v41:
==> flow/design.v (excerpt) <==
module compff8(ce,clk,xg1,imgg1,xg2,imgg2,xg3,imgg3,xg4,imgg4,xg5,imgg5,xg6,imgg6,xg7,imgg7,xg8,imgg8,yh1,imgh1,yh2,imgh2,yh3,imgh3,yh4,imgh4,yh5,imgh5,yh6,imgh6,yh7,imgh7,yh8,imgh8);
input ce,clk;
input signed[15:0] xg1,imgg1,xg2,imgg2,xg3,imgg3,xg4,imgg4,xg5,imgg5,xg6,imgg6,xg7,imgg7,xg8,imgg8;
output reg signed[15:0] yh1,imgh1,yh2,imgh2,yh3,imgh3,yh4,imgh4,yh5,imgh5,yh6,imgh6,yh7,imgh7,yh8,imgh8;
wire signed [15:0] ya[7:0],imga[7:0];
compff4 b1(ce,clk,xg1,imgg1,xg3,imgg3,xg5,imgg5,xg7,imgg7,ya[0],imga[0],ya[1],imga[1],ya[2],imga[2],ya[3],imga[3]);
compff4 b2(ce,clk,xg2,imgg2,xg4,imgg4,xg6,imgg6,xg8,imgg8,ya[4],imga[4],ya[5],imga[5],ya[6],imga[6],ya[7],imga[7]);
function signed [15:0] m707;
input signed [15:0] s;
reg signed [31:0] p;
begin
p = s * 32'sd23167 + 32'sd16384;
m707 = p[30:15];
end
endfunction
always @(posedge clk)                
begin
yh1 <= ya[0] + ya[4]  ;
imgh1 <= imga[0] + imga[4] ;
yh2 <= ya[1]+ m707(ya[5] + imga[5]) ;
imgh2 <= imga[1]+ m707(imga[5] - ya[5]) ;
yh3 <= ya[2] + imga[6];
imgh3 <= imga[2] - ya[6];
yh4 <= ya[3] + m707(imga[7] - ya[7]);
imgh4 <= imga[3] - m707(ya[7] + imga[7]);
  ...
clock: 9.58 ns
lec_check: 0
cap_margin: 40
core_margin: 2
core_utilization: 72
cts_cluster_diameter: 326
cts_cluster_size: 24
place_density: 0.65
setup_slack_margin: 1.47
slew_margin: 20
run.sh (not shown) runs the stock make flow with config.mk's settings and CLKGATE_MAP_FILE=.
Run status, v41: aborted in 5_1_grt, error GRT-0232
Edits applied to the flow inputs when going from v41 to v47:
- CTS_CLUSTER_DIAMETER no longer set, was 326
- CAP_MARGIN now 20, was 40
- SETUP_SLACK_MARGIN no longer set, was 1.47
- CTS_CLUSTER_SIZE no longer set, was 24
- CORE_UTILIZATION now 65, was 72
- PLACE_DENSITY no longer set, was 0.65
- the clock period (ns, I/O delays scaled along) now 8.98, was 9.58
### Flow results
- v47 completed end to end; final checks failed (negative setup slack).
- 5_1_grt: v41 exited with error
- Taking v41 as the reference, in v47 total nets after synthesis stayed essentially flat; number of input and output port buffers inserted held steady; height of the die has increased; instance count of the mapped netlist about even; instance count after placement with tap cells included +about 6.5%.
- v47 against v41: die area climbed 11%; post-synthesis mux area share ~0 delta; die extent in x rose by about 5%.
Edits applied to the flow inputs when going from v47 to v55:
- putting ABC_AREA at 1 where nothing was set
- swapping 65 for 66 in CORE_UTILIZATION
- swapping 8.98 for 9.6 in the clock period (ns, I/O delays scaled along)
Findings:
v55 does worse than v47 on first-pass GRT wire length. Total clock sinks came out exactly the same in v47 and v55. More vias were needed by v55 than by v47. v47 finished all stages; layout check result: FAIL, due to negative setup slack. v55 finished every step from synthesis to the final layout, and the layout passed the timing, design-rule and antenna checks. Summary of the comparison: wire length is higher in v55, relative to v47. From v47 to v55 the numbers moved as follows: initial antenna violation count decreased by 6 relative to the old numbers, global-route usage increased by 2.5 points relative to the old numbers. Per the comparison of v55 with v47, worst hold slack rose by 0.012 ns; cell count rose by about 15%; simple-gate share of the synthesized area rose by 6.1 points.
[inputs] v2 vs v55
- CTS_CLUSTER_DIAMETER: unset -> 98
- CORE_UTILIZATION: 66 -> 72
- the clock period (ns, I/O delays scaled along): 9.6 -> 8.24
## What came out
Ran to the end and failed final checks on negative setup slack: v2.
The vias after detailed routing of v2 was inferior to that of v55.
As of v2, routed wire length had risen by a few percent compared to v55.
Per the comparison of v2 with v55, top achievable clock speed grew by 11 MHz; minimum clock period shrank by 0.87 ns.
v2 ends up with a filler cell count in the final layout that is 31% lower than in v55.
The overall chip area of v2 falls short of that of v55 by 12000 um2.
Routed length per placed instance of v2 exceeds that of v55 by a few percent.
Delta(register-to-register slack, v2 - v55) < 0
### v2 -> v49
- CTS_CLUSTER_DIAMETER: 98 -> unset
- ABC_AREA: 1 -> unset
- CORE_UTILIZATION: 72 -> 31
- the clock period (ns, I/O delays scaled along): 8.24 -> 11.2
Results
v49 against v2: sequential cell area in the final layout ~0 delta, area after synthesis decreased 8700 um2.
v49 and v2 ended up with roughly the same latest clock arrival within the worst-skew pair.
Summary of v2 and v49: one run falls short of a clean finish, namely v2.
Complete run, failing final checks: v2, reason negative setup slack.
[compare] base=v2 new=v49: utilization decreased by 49 points relative to the old numbers, required time of the critical path higher, total via count after detailed routing lower.
v49: summed standard-cell area reported by yosys 9.5% below v2
What v48 does differently from v49 at the input level:
- swapping 31 for 71 in CORE_UTILIZATION
- putting CTS_CLUSTER_SIZE at 57 where nothing was set
- swapping 11.2 for 9.07 in the clock period (ns, I/O delays scaled along)
## What came out
Status: v48 FAILED at 5_1_grt (tool error)
Diff v49..v48 | post-synthesis cell area | negligible
v48 vs v49 — total die size dropped by more than half
Net count after synthesis came out exactly the same in v48 and v49.
As of v48, x dimension of the die had fallen by more than a quarter compared to v49.
v48 vs v49, post-CTS setup buffer count went up by 68.
In the flow results for v48 and v49, the number of resized instances in the post-cts repair step is smaller on v49.
HPWL reported at the end of detailed placement ends up lower on v48.
Going from v49 to v48, number of rows created at floorplan dropped 64, number of buffers added by the clock tree synthesis step dropped about 8%.
